sierra:
Design fpm, start of the top module:
module fpm(
    input [32:1] a,
    input [32:1] b,
    input clk,
    input rst,
    input in_valid,
    output  [32:1] c,
    output out_valid
    );
Size: ~13000 cells after synthesis, roughly 5000 flip-flops, about 100 I/O pins.
export LEC_CHECK = 0
export CAP_MARGIN = 40
export CORE_MARGIN = 2
export CORE_UTILIZATION = 72
export CTS_CLUSTER_DIAMETER = 391
export CTS_CLUSTER_SIZE = 14
export SETUP_SLACK_MARGIN = -0.3
export SLEW_MARGIN = 20
create_clock -name core_clock -period 2.89 [get_ports {clk}]
run.sh (not shown) runs the stock make flow with config.mk's settings and CLKGATE_MAP_FILE=.
sierra: all stages done; final checks FAILED (negative setup slack).
Setup changes, sierra to maple
Settings: CAP_MARGIN changed from 40 to 20; ABC_AREA newly set to 1; CTS_CLUSTER_SIZE removed (was 14); SETUP_SLACK_MARGIN removed (was -0.3); CORE_UTILIZATION changed from 72 to 70; CTS_CLUSTER_DIAMETER removed (was 391); the clock period (ns, I/O delays scaled along) changed from 2.89 to 2.36.
### Flow results
- The final report for maple shows a completed flow and a layout that fails verification, specifically antenna violations, negative setup slack.
- As far as portion of total power attributed to combinational logic is concerned, maple and sierra perform about the same.
- Largest fanout on the critical path was lower in the run labelled maple.
- Summary: with sierra as the reference, vertical die size in maple moved up by a few percent.
- Sort sierra and maple by instance count along the most critical hold path, ascending, and sierra comes first.
- Maximum single-stage delay on the critical path on maple is down relative to sierra.
- On total number of vias: maple sits above sierra.
- Horizontal die dimension in maple is 2.9% above sierra.
- Diff sierra -> maple | headroom to the max-slew limit | increase of 15 points
- maple falls short of sierra in total power after layout.
- Sort sierra and maple by power spent charging and discharging nets, ascending, and sierra comes first.
- | post-synthesis sequential area ratio | higher: sierra |

* * *

Starting RTL as in the previous note.
==> flow/config.mk <==
export PLATFORM = sky130hd
export DESIGN_NAME = fpm
export DESIGN_NICKNAME = fpm
export VERILOG_FILES = /design/flow/design.v
export SDC_FILE = /design/flow/constraint.sdc
export NUM_CORES = 4
export LEC_CHECK = 0
export CAP_MARGIN = 20
export CORE_MARGIN = 2
export CORE_UTILIZATION = 68
export SLEW_MARGIN = 20
==> flow/constraint.sdc <==
create_clock -name core_clock -period 3.31 [get_ports {clk}]
set_input_delay 0.6620 -clock core_clock [delete_from_list [all_inputs] [get_ports {clk}]]
set_output_delay 0.6620 -clock core_clock [all_outputs]
set_load 0.01 [all_outputs]
The baseline finished but fails on negative setup slack.
Rerun with:
--- a/flow/config.mk
+++ b/flow/config.mk
@@ -8,4 +8,6 @@
 export CAP_MARGIN = 20
 export CORE_MARGIN = 2
-export CORE_UTILIZATION = 68
+export CORE_UTILIZATION = 70
+export CTS_CLUSTER_DIAMETER = 348
+export CTS_CLUSTER_SIZE = 31
 export SLEW_MARGIN = 20
==> flow/constraint.sdc (replaced) <==
create_clock -name core_clock -period 3.28 [get_ports {clk}]
set_input_delay 0.6560 -clock core_clock [delete_from_list [all_inputs] [get_ports {clk}]]
set_output_delay 0.6560 -clock core_clock [all_outputs]
set_load 0.01 [all_outputs]
Effect: The new run ran to the end with violations: negative setup slack; count of clock-buffer cells in the layout came out lower by 477; critical path depth climbs by 1; synthesized cell count stays the same; die size falls by a few percent; non-clock buffer count fell by 7; global-route usage shrinks by 0.34 points; power falls by a quarter to a third; final cell count is lower by a few percent; cell area went down by a few percent; setup slack is better by 0.065 ns; core utilization fell by 2.8 points.
Rerun with:
--- a/flow/config.mk
+++ b/flow/config.mk
@@ -8,6 +8,5 @@
 export CAP_MARGIN = 20
 export CORE_MARGIN = 2
-export CORE_UTILIZATION = 70
-export CTS_CLUSTER_DIAMETER = 348
-export CTS_CLUSTER_SIZE = 31
+export CORE_UTILIZATION = 72
+export CTS_CLUSTER_DIAMETER = 397
 export SLEW_MARGIN = 20
==> flow/constraint.sdc (replaced) <==
create_clock -name core_clock -period 3.07 [get_ports {clk}]
set_input_delay 0.6140 -clock core_clock [delete_from_list [all_inputs] [get_ports {clk}]]
set_output_delay 0.6140 -clock core_clock [all_outputs]
set_load 0.01 [all_outputs]
What happened:
- The changed run finished but failed the layout checks on negative setup slack
- cell area goes up by 6.8%
- synthesized cell count stays the same
- clock power goes up by about 110%
- utilization goes up by 7.2 points
- count of clock-buffer cells in the layout goes up by 484
Rerun with:
--- a/flow/config.mk
+++ b/flow/config.mk
@@ -6,7 +6,8 @@
 export NUM_CORES = 4
 export LEC_CHECK = 0
+export ABC_AREA = 1
 export CAP_MARGIN = 20
 export CORE_MARGIN = 2
-export CORE_UTILIZATION = 72
-export CTS_CLUSTER_DIAMETER = 397
+export CORE_UTILIZATION = 40
+export SETUP_SLACK_MARGIN = -0.16
 export SLEW_MARGIN = 20
==> flow/constraint.sdc (replaced) <==
create_clock -name core_clock -period 5.0 [get_ports {clk}]
set_input_delay 1.0000 -clock core_clock [delete_from_list [all_inputs] [get_ports {clk}]]
set_output_delay 1.0000 -clock core_clock [all_outputs]
set_load 0.01 [all_outputs]
Now the flow passed the timing, DRC and antenna checks.
Via count went up by 10%.
Setup slack gets better by 1.1 ns.
Final area went up by 4.1%.
Routed wire length went up by 4.3%.
Area after synthesis went up by 2.9%.
Power went down by 38%.
Die size went up by 84%.
Clock skew went up by 0.021 ns.
Register-to-register slack gets better by 1.7 ns.
Sequential power went down by 39%.

* * *

== build 10 ==
Starting RTL as in the previous note.
make LEC_CHECK=0 ABC_AREA=1 CAP_MARGIN=20 CELL_PAD_IN_SITES_DETAIL_PLACEMENT=1 CORE_ASPECT_RATIO=1.04 CORE_MARGIN=2 CORE_UTILIZATION=23 MIN_ROUTING_LAYER=met2 SETUP_SLACK_MARGIN=-0.16 SLEW_MARGIN=30 finish   # period 5.0 ns
The following lists how build 42 was set up differently from build 10:
Settings: removing MIN_ROUTING_LAYER (formerly met2); removing CELL_PAD_IN_SITES_DETAIL_PLACEMENT (formerly 1); setting CTS_CLUSTER_DIAMETER to 209 for the first time; changing CORE_UTILIZATION from 23 to 58; removing CORE_ASPECT_RATIO (formerly 1.04); changing SETUP_SLACK_MARGIN from -0.16 to -0.35; changing SLEW_MARGIN from 30 to 20; removing ABC_AREA (formerly 1); changing the clock period (ns, I/O delays scaled along) from 5.0 to 3.69.
### Flow results
- Summary of build 10 and build 42: one run falls short of a clean finish, namely build 42.
- The layout from build 42, despite a flow that completed every stage, fails the layout checks, with the failing checks listed as negative setup slack.
- Run comparison: build 10 critical path startpoint m1.a_16.ppc_0.c7.wire1[47]$_SDFF_PN0_; build 42 critical path startpoint m1.a_16.ppc_0.c7.comb1[53]$_SDFF_PN0_
- The post-placement cell count of build 42 falls short of that of build 10 by 38%.
- Relative to build 10, non-clock buffer count has gone down in build 42.
- Build 42 vs build 10: worst hold slack up
Changes in build 58 relative to build 42:
Settings: a deleted CTS_CLUSTER_DIAMETER that had been 209; a change of SETUP_SLACK_MARGIN from -0.35 to -0.3; a change of CORE_UTILIZATION from 58 to 72; a change of the clock period (ns, I/O delays scaled along) from 3.69 to 3.31.
### Flow results
Build 58 ran in full, but the layout does not pass; the checks complain about negative setup slack.
Build 58 against build 42: path length in cells of the critical path now larger; global-route usage now larger; area reported by Yosys stat comparable.
Cell area reported after detailed placement on build 58 is down relative to build 42.
Build 58 vs build 42: worst path required time down
Launch point of the critical path: m1.a_16.ppc_0.c7.comb1[50]$_SDFF_PN0_ -> build 58, m1.a_16.ppc_0.c7.comb1[53]$_SDFF_PN0_ -> build 42
--- input diff build 58..build 27 ---
Settings: CTS_CLUSTER_DIAMETER: unset -> 209; SETUP_SLACK_MARGIN: -0.3 -> 0.9; CORE_UTILIZATION: 72 -> 61.
[summary]
Build 27 finished all stages; layout check result: FAIL, due to negative setup slack.
Build 27: area added between synthesis and finish 0.62 points above build 58
For build 27, the uppermost signal routing layer after detailed routing was met4, unlike build 58, where it was met5.
When the final numbers for build 27 and build 58 were put side by side, the via count turned out to be smaller in build 27.
Build 27 against build 58: register-to-register path setup slack saw an increase; global routing met2 resource utilization saw a decrease; placed standard-cell area saw an increase; total power saw a decrease.
Edits applied to the flow inputs when going from build 27 to build 86:
Settings: changing CORE_UTILIZATION from 61 to 66; removing SETUP_SLACK_MARGIN (formerly 0.9); changing the clock period (ns, I/O delays scaled along) from 3.31 to 3.94.
==> results <==
- Build 86 finished end to end and its layout was clean on timing, DRC and antenna.
- The final report for build 27 shows a completed flow and a layout that fails verification, specifically negative setup slack.
- Initial antenna violation count (build 86 vs. build 27) decreases by a little under 10%
- Build 86: number of gates resized after cts is about 60% lower than what build 27 reported.
- The higher overall track demand over capacity in global routing of build 86 and build 27 is in build 86.
- Looking at launching element of the worst setup path, the m1.a_16.ppc_0.c7.comb1[2]$_SDFF_PN0_ result is from build 27; the m1.a_16.ppc_0.c7.comb1[50]$_SDFF_PN0_ one comes from build 86.
- Build 86 vs build 27: via count up
- Detailed-router iteration count before antenna repair on build 86 is down relative to build 27.
- Going from build 27 to build 86, the total power was found to have gone down by about 15%.
- Fraction of power consumed by the clock network sits higher in build 86 than in build 27.
- Clock skew was higher in the run labelled build 86.

* * *

Starting RTL as in the previous note.
## fpm
module fpm(
    input [32:1] a,
    input [32:1] b,
    input clk,
    input rst,
    input in_valid,
    output  [32:1] c,
    output out_valid
    );
Settings: LEC_CHECK=0, ABC_AREA=1, CAP_MARGIN=20, CELL_PAD_IN_SITES_DETAIL_PLACEMENT=0, CORE_ASPECT_RATIO=1.04, CORE_MARGIN=2, CORE_UTILIZATION=23, HOLD_SLACK_MARGIN=0.19, MIN_ROUTING_LAYER=met2, PLACE_DENSITY_LB_ADDON=0.0, SETUP_SLACK_MARGIN=-0.16, SLEW_MARGIN=30, TNS_END_PERCENT=30; clock period 6.53 ns.
Rerun with:
Settings changed: ABC_AREA 1 to default, CELL_PAD_IN_SITES_DETAIL_PLACEMENT 0 to default, CORE_ASPECT_RATIO 1.04 to default, CORE_UTILIZATION 23 to 35, HOLD_SLACK_MARGIN 0.19 to default, MIN_ROUTING_LAYER met2 to default, PLACE_DENSITY_LB_ADDON 0.0 to default, SETUP_SLACK_MARGIN -0.16 to default, SLEW_MARGIN 30 to 20, TNS_END_PERCENT 30 to default.
Clock period 6.53 ns to 4.8 ns, I/O delays scaled along.
Synthesized cell count shrinks by 24%; register-to-register slack gets worse by 1.2 ns; utilization climbs by 13 points; critical path depth fell by 8; worst setup slack is worse by 0.69 ns; final area goes down by 6.7%; non-clock buffer count decreases by 32; routed wire length decreases by 38%; total power climbs by 22%; synthesized area shrinks by 2.8%; first-iteration DRC count decreases by 47%.
Rerun with:
Settings changed: CORE_UTILIZATION 35 to 66, CTS_CLUSTER_DIAMETER from default to 374, CTS_CLUSTER_SIZE from default to 31, SETUP_SLACK_MARGIN from default to 0.87.
Clock period 4.8 ns to 3.28 ns, I/O delays scaled along.
With this change the flow produced a layout that fails on negative setup slack.
Final area shrinks by a little under a tenth.
Power rises by roughly a tenth.
Combinational power climbs by well over a third.
Core utilization goes up by 30 points.
Critical path depth goes up by 4.
Setup slack gets worse by 0.69 ns.
Power and IR drop assume default switching activity.
